==> v10: inputs <==
==> flow/design.v <==
`timescale 1ns / 1ps
module AHB_MASTER(
                     input             Hclk,
                     input             Hresetn,
                     input [1:0]       Htrans,
                     input [31:0]      Haddr,
                     input [31:0]      Hwdata,
                     input [1:0]       Hburst,
                     input             Hwrite, Hsel, Hready,
                     output reg [31:0]  Haddr_temp,
                     output reg [31:0]  Hwdata_temp,
                     output reg        valid,
                     output reg        Hwrite_temp
                 );
parameter [1:0] IDLE     = 2'b00;
parameter [1:0] BUSY     = 2'b01;
parameter [1:0] ADDRESS  = 2'b10;
parameter [1:0] TRANSFER = 2'b11;
(*MARK_DEBUG = "TRUE"*)(*KEEP = "TRUE"*)reg [1:0] present_state;
(*MARK_DEBUG = "TRUE"*)(*KEEP = "TRUE"*)reg [1:0] next_state;
reg [31:0] addr;
reg [31:0] data;
reg [3:0] count;
reg [3:0] count_next;
always @(posedge Hclk) begin
    if (Hresetn == 1'b0) begin
        addr <= 'b0;
        data <= 'b0;
    end else begin
        if(present_state == ADDRESS || present_state == TRANSFER)
        begin
            addr <= Haddr;
            data <= Hwdata;
        end
    end
end
always @(posedge Hclk) begin
    if (Hresetn == 1'b0) begin
        present_state <= IDLE;
        count <= 4'd0;
    end else begin
        present_state <= next_state;
        count <= count_next;
    end
end
always @* begin
    count_next = count;
    case(present_state)
        IDLE: begin
            if (Hsel && Htrans == 2'b01) begin
                next_state = BUSY;
            end else if (Hsel && (Htrans == 2'b10 || Htrans == 2'b11) && Hready) begin
                next_state = ADDRESS;
            end else begin
                next_state = IDLE;
            end
        end
        BUSY: begin
            if (Hsel && Htrans == 2'b10 && Hready) begin
                next_state = ADDRESS;
            end else if ((Hsel && (Htrans == 2'b01)) || (!Hready)) begin
                next_state = BUSY;
            end else begin
                next_state = IDLE;
            end
        end
        ADDRESS: begin
            if (Hsel && (Htrans == 2'b10 || Htrans == 2'b11) && Hready) begin
                next_state = TRANSFER;
            end else if ((Hsel && (Htrans == 2'b01)) || (!Hready)) begin
                next_state = BUSY;
            end else begin
                next_state = IDLE;   
            end
        end
        TRANSFER: begin
            if (!Hsel || Htrans == 2'b00) begin
                next_state = IDLE;
            end else if ((Htrans == 2'b01) || (!Hready)) begin
                next_state = BUSY;
            end else begin
                case (Hburst)
                    2'b00: next_state = ADDRESS;
                    2'b01: next_state = TRANSFER;
                    2'b10: 
                    begin
                        if(count<=3)
                        begin
                            next_state = TRANSFER;
                            count_next = count+1'b1;
                        end
                        else begin
                            next_state = ADDRESS;
                            count_next = 4'd0;
                        end
                    end
                    2'b11: 
                    begin
                        if(count<=7)
                        begin
                            next_state = TRANSFER;
                            count_next = count+1'b1;
                        end
                        else begin
                            next_state = ADDRESS;
                            count_next = 4'd0;
                        end
                    end
                    default: next_state = IDLE;  
                endcase
            end
        end
        default: begin
            next_state = IDLE;  
        end
    endcase
end
always @(posedge Hclk) begin
    case(present_state)
        IDLE: begin
            valid <= 1'b0;
            Haddr_temp  <= 'b0;
            Hwdata_temp <= 'b0;
            Hwrite_temp <= 1'b0; 
        end
        BUSY: begin
            valid <= valid;
            Haddr_temp  <= Haddr_temp;
            Hwdata_temp <= Hwdata_temp;
            Hwrite_temp <= Hwrite_temp; 
        end
        ADDRESS: begin
            valid <= valid;
            Haddr_temp  <= addr;
            if(Hburst == 2'b00)
            begin
                Hwdata_temp <= data;
                Hwrite_temp <= Hwrite;
            end
            else
            begin
                Hwdata_temp <= Hwdata_temp;
                Hwrite_temp <= Hwrite_temp; 
           end
        end
        TRANSFER: begin
            case (Hburst)
                2'b00: begin
                    valid <= 1'b1;
                    Haddr_temp <= Haddr_temp;
                    Hwdata_temp <= data;
                    Hwrite_temp <= Hwrite; 
                end
                2'b01: begin
                    valid <= 1'b1;
                    Haddr_temp <= Haddr_temp + 1'b1;  
                    Hwdata_temp <= data;  
                    Hwrite_temp <= Hwrite;
                end
                2'b10: begin
                    if (Haddr_temp < (Haddr + 4)) begin
                        valid <= 1'b1;
                        Hwdata_temp <= data;
                        Haddr_temp <=  Haddr_temp + 1'b1;
                        Hwrite_temp <= Hwrite;
                    end else begin
                        valid <= 1'b1;
                        Hwdata_temp <= data;
                        Haddr_temp <=  addr;
                        Hwrite_temp <= Hwrite;
                    end
                end
                2'b11: begin
                    if (Haddr_temp < (Haddr + 8)) begin
                        valid <= 1'b1;
                        Hwdata_temp <= data;
                        Haddr_temp <= Haddr_temp + 1'b1;  
                        Hwrite_temp <= Hwrite;
                    end else begin
                        valid <= 1'b1;
                        Hwdata_temp <= data;
                        Haddr_temp <= addr;                
                        Hwrite_temp <= Hwrite;
                    end
                end
                default: begin
                    valid <= 1'b0;
                    Haddr_temp  <= 'b0;
                    Hwdata_temp <= 'b0;
                    Hwrite_temp <= 'b0; 
                end
            endcase
        end
    endcase
end
endmodule
`timescale 1ns / 1ps
module APB_SLAVE(
input Presetn,
input Pclk,
input [32:0] addr_temp,
input [31:0] data_temp,
input [31:0] Prdata,
input transfer,
input Pready,
output reg    Psel,
output reg [31:0] Paddr,
output reg [31:0] Pdata,
output reg [31:0] rdata_temp,
output reg Pwrite,
output reg Penable
);
reg [2:0] present_state, next_state;
parameter idle  = 2'b01;
parameter setup  = 2'b10;
parameter enable = 2'b11;
always@(posedge Pclk)
begin
  if(!Presetn)
     present_state <= idle;
  else
     present_state <= next_state;
end
always@(*)
begin
next_state = idle;
case(present_state)
idle:
   begin
     if(!transfer)
        next_state = idle;
     else
        next_state = setup;
   end
setup:
    begin      
     if(Psel)
     next_state = enable;
     else
     next_state = idle;
    end
enable:
    begin
     if(Psel)
       if(transfer)
         begin
           if(Pready)
             begin
             next_state = setup;
             end
           else 
             next_state = enable;
         end
     else
       next_state = idle;
   end    
endcase
end
always @(posedge Pclk)
begin
if(!Presetn)
begin
 Psel       <= 1'b0;
 Penable    <= 1'b0;
 Paddr      <= 32'b0;
 Pdata      <= 32'b0;
 rdata_temp <= 32'b0;
 Pwrite     <= 1'b0;
end
else
case(present_state)
idle:
begin
 Psel    <= 1'b1;
 Penable <= 1'b0;
end 
setup:
 Penable <= 1'b0;
enable:
     begin
     if(Psel)
       Penable <= 1'b1;
       if(transfer)
         begin
           if(Pready)
             begin
             Paddr <= addr_temp[31:0];
             Pwrite <= addr_temp[32];
              if(addr_temp[32])
               begin
                 Pdata  <= data_temp;
                 rdata_temp  <= 'b0;
               end
               else
               begin
                 Pdata  <= Pdata;
                 rdata_temp  <= Prdata;
               end  
             end 
             end
end
endcase
end
endmodule
module FIFO_SYNC #(
    parameter WIDTH = 32,
    parameter DEPTH = 16,
    parameter AW    = 4
)(
    input                  clk,
    input                  rst,
    input      [WIDTH-1:0] din,
    input                  wr_en,
    input                  rd_en,
    output reg [WIDTH-1:0] dout,
    output                 full,
    output                 empty
);
reg [WIDTH-1:0] mem [0:DEPTH-1];
reg [AW-1:0]    wptr;
reg [AW-1:0]    rptr;
reg [AW:0]      count;
wire do_wr = wr_en && !full;
wire do_rd = rd_en && !empty;
assign full  = (count == DEPTH);
assign empty = (count == 0);
always @(posedge clk) begin
    if (do_wr)
        mem[wptr] <= din;
end
always @(posedge clk) begin
    if (rst) begin
        wptr  <= {AW{1'b0}};
        rptr  <= {AW{1'b0}};
        count <= {(AW+1){1'b0}};
        dout  <= {WIDTH{1'b0}};
    end else begin
        if (do_wr)
            wptr <= wptr + 1'b1;
        if (do_rd) begin
            rptr <= rptr + 1'b1;
            dout <= mem[rptr];
        end
        case ({do_wr, do_rd})
            2'b10:   count <= count + 1'b1;
            2'b01:   count <= count - 1'b1;
            default: count <= count;
        endcase
    end
end
endmodule
`timescale 1ns / 1ps
module FIFO_CONTROL(
                     input Hclk,
                     input Hresetn,
                     input[31:0]  Haddr_temp,
                     input[31:0]  Hwdata_temp,
                     input       valid,
                     input       Hwrite_temp,
                     input       Pready,
                     output [31:0] data_temp,
                     output [32:0] addr_temp,
                     output transfer,
                     output full
    );
    wire resetn,empty_data, wr_en,rd_en,full_data,full_addr,empty_addr;
    wire [32:0] addr_in;
    FIFO_SYNC #(.WIDTH(32)) F1(
  .rst(resetn),                   
  .clk(Hclk),                
  .din(Hwdata_temp),                   
  .wr_en(wr_en),               
  .rd_en(rd_en),               
  .dout(data_temp),                 
  .full(full_data),                 
  .empty(empty_data)               
);
FIFO_SYNC #(.WIDTH(33)) F2 (
  .rst(resetn),                   
  .clk(Hclk),                
  .din(addr_in),                   
  .wr_en(wr_en),               
  .rd_en(rd_en),               
  .dout(addr_temp),                 
  .full(full_addr),                 
  .empty(empty_addr)               
);
assign full     =  full_data || full_addr;
assign transfer = (!empty_data && !empty_addr);
assign wr_en    =  valid && Hwrite_temp;
assign rd_en    =  transfer && Pready ;
assign addr_in  =  {Hwrite_temp, Haddr_temp};
assign resetn   = !Hresetn;
endmodule
`timescale 1ns / 1ps
module TOP_BRIDGE(
   input Hclk, Hresetn,
                     input [1:0]       Htrans,
                     input [31:0]       Haddr,
                     input [31:0]       Hwdata,
                     input [1:0]       Hburst,
                     input             Hwrite,
                     input             Hsel,
                     input             Pready,
                     input [31:0]      Prdata,
                     output Psel,
                     output [31:0] Paddr,
                     output [31:0] Pdata,
                     output [31:0] rdata_temp,
                     output Pwrite,
                     output Penable
    );
                    wire [31:0]  Haddr_temp;
                    wire [31:0]  Hwdata_temp;
                    wire         valid;
                    wire         Hwrite_temp;
                    wire [31:0]  data_temp;
                    wire [32:0]  addr_temp;
                    wire         transfer;
                    wire         full;
                    wire         Hready;
                    assign Hready = !full;
                    AHB_MASTER AS (
                      .Hclk(Hclk),
                      .Hresetn(Hresetn),
                      .Htrans(Htrans),
                      .Haddr(Haddr),
                      .Hwdata(Hwdata),
                      .Hburst(Hburst),
                      .Hwrite(Hwrite), 
                      .Hsel(Hsel), 
                      .Hready(Hready),
                      .Haddr_temp(Haddr_temp),
                      .Hwdata_temp(Hwdata_temp),
                      .valid(valid),
                      .Hwrite_temp(Hwrite_temp)
                    );  
                    FIFO_CONTROL FC (
                      .Hclk(Hclk), 
                      .Hresetn(Hresetn),
                      .Haddr_temp(Haddr_temp),
                      .Hwdata_temp(Hwdata_temp),
                      .valid(valid),
                      .Hwrite_temp(Hwrite_temp),
                      .Pready(Pready),
                     .data_temp(data_temp),
                     .addr_temp(addr_temp),
                     .transfer(transfer),
                     .full(full)
                    );
                    APB_SLAVE AM (
                    .Presetn(Hresetn),
                    .Pclk(Hclk),
                    .addr_temp(addr_temp),
                    .data_temp(data_temp),
                    .Prdata(Prdata),
                    .transfer(transfer),
                    .Pready(Pready),
                    .Psel(Psel),
                    .Paddr(Paddr),
                    .Pdata(Pdata),
                    .rdata_temp(rdata_temp),
                    .Pwrite(Pwrite),
                    .Penable(Penable)
                    );
endmodule
==> flow/run.sh <==
#!/bin/bash
# the make line also repeats each setting of config.mk as NAME=value (left out here)
make -C /OpenROAD-flow-scripts/flow DESIGN_CONFIG=/design/flow/config.mk WORK_HOME=/design/flow/orfs CLKGATE_MAP_FILE= finish
==> flow/config.mk <==
export PLATFORM = sky130hd
export DESIGN_NAME = TOP_BRIDGE
export DESIGN_NICKNAME = TOP_BRIDGE
export VERILOG_FILES = /design/flow/design.v
export SDC_FILE = /design/flow/constraint.sdc
export NUM_CORES = 4
export LEC_CHECK = 0
export ABC_AREA = 1
export CAP_MARGIN = 25
export CORE_MARGIN = 10
export CORE_UTILIZATION = 38
export CTS_CLUSTER_DIAMETER = 155
export GPL_ROUTABILITY_DRIVEN = 0
export GPL_TIMING_DRIVEN = 1
export MAX_ROUTING_LAYER = met4
export MIN_ROUTING_LAYER = met2
export PLACE_DENSITY_LB_ADDON = 0.06
export SLEW_MARGIN = 20
export TNS_END_PERCENT = 55
==> flow/constraint.sdc <==
create_clock -name core_clock -period 7.85 [get_ports {Hclk}]
set_input_delay 1.5700 -clock core_clock [delete_from_list [all_inputs] [get_ports {Hclk}]]
set_output_delay 1.5700 -clock core_clock [all_outputs]
set_load 0.01 [all_outputs]
==> v36 (differences from v10) <==
- CAP_MARGIN: 25 -> 20
- CELL_PAD_IN_SITES_DETAIL_PLACEMENT: unset -> 1
- CORE_MARGIN: 10 -> 8
- CORE_UTILIZATION: 38 -> 40
- CTS_CLUSTER_DIAMETER: 155 -> unset
- GPL_ROUTABILITY_DRIVEN: 0 -> unset
- GPL_TIMING_DRIVEN: 1 -> unset
- MAX_ROUTING_LAYER: met4 -> unset
- MIN_ROUTING_LAYER: met2 -> unset
- PLACE_DENSITY_LB_ADDON: 0.06 -> 0.04
- SLEW_MARGIN: 20 -> 25
- TNS_END_PERCENT: 55 -> unset
==> flow/constraint.sdc (replaced) <==
create_clock -name core_clock -period 3.1 [get_ports {Hclk}]
set_input_delay 0.6200 -clock core_clock [delete_from_list [all_inputs] [get_ports {Hclk}]]
set_output_delay 0.6200 -clock core_clock [all_outputs]
set_load 0.01 [all_outputs]
==> flow_summary.ini <==
; implementation run metrics
[setup_path]
critical_path.max_fanout = 4

[global_route]
use_met3_pct = 4.949
antenna_found_initial = 5

[pwr]
powerDensity_nw_per_um2 = 565.4
power.share.switching_pct = 22.20

[outcome]
outcome = finished with violations
checkFailReasons = negative setup slack

[sta]
fin_ws_ns = -0.01953
finalSetupViolCount = 4

[final_layout]
fin_util_pct = 48.71
clockBufferCount = 224
-- figures above: v36

==> flow_summary.ini <==
; implementation run metrics
[outcome]
outcome = finished with violations
checkFailReasons = design-rule violations

[final_layout]
fin_util_pct = 44.48
biggestCellCategory = sequential cells
clockBufferCount = 210

[sta]
fin_ws_ns = 1.866
finalSetupViolCount = 0
hold_viol = 0

[pwr]
clock_net_power_mw = 6.92
powerDensity_nw_per_um2 = 235.2

[setup_path]
critical_path.max_fanout = 24
critPathKind = primary input to flip-flop

[route]
drc_errors = 2
dr.max_layer_used = met4

[floorplan]
design.die.area_sq_um = 164300

[clock_tree]
clock_sink_count = 1371

[global_route]
antenna_found_initial = 0
-- figures above: v10

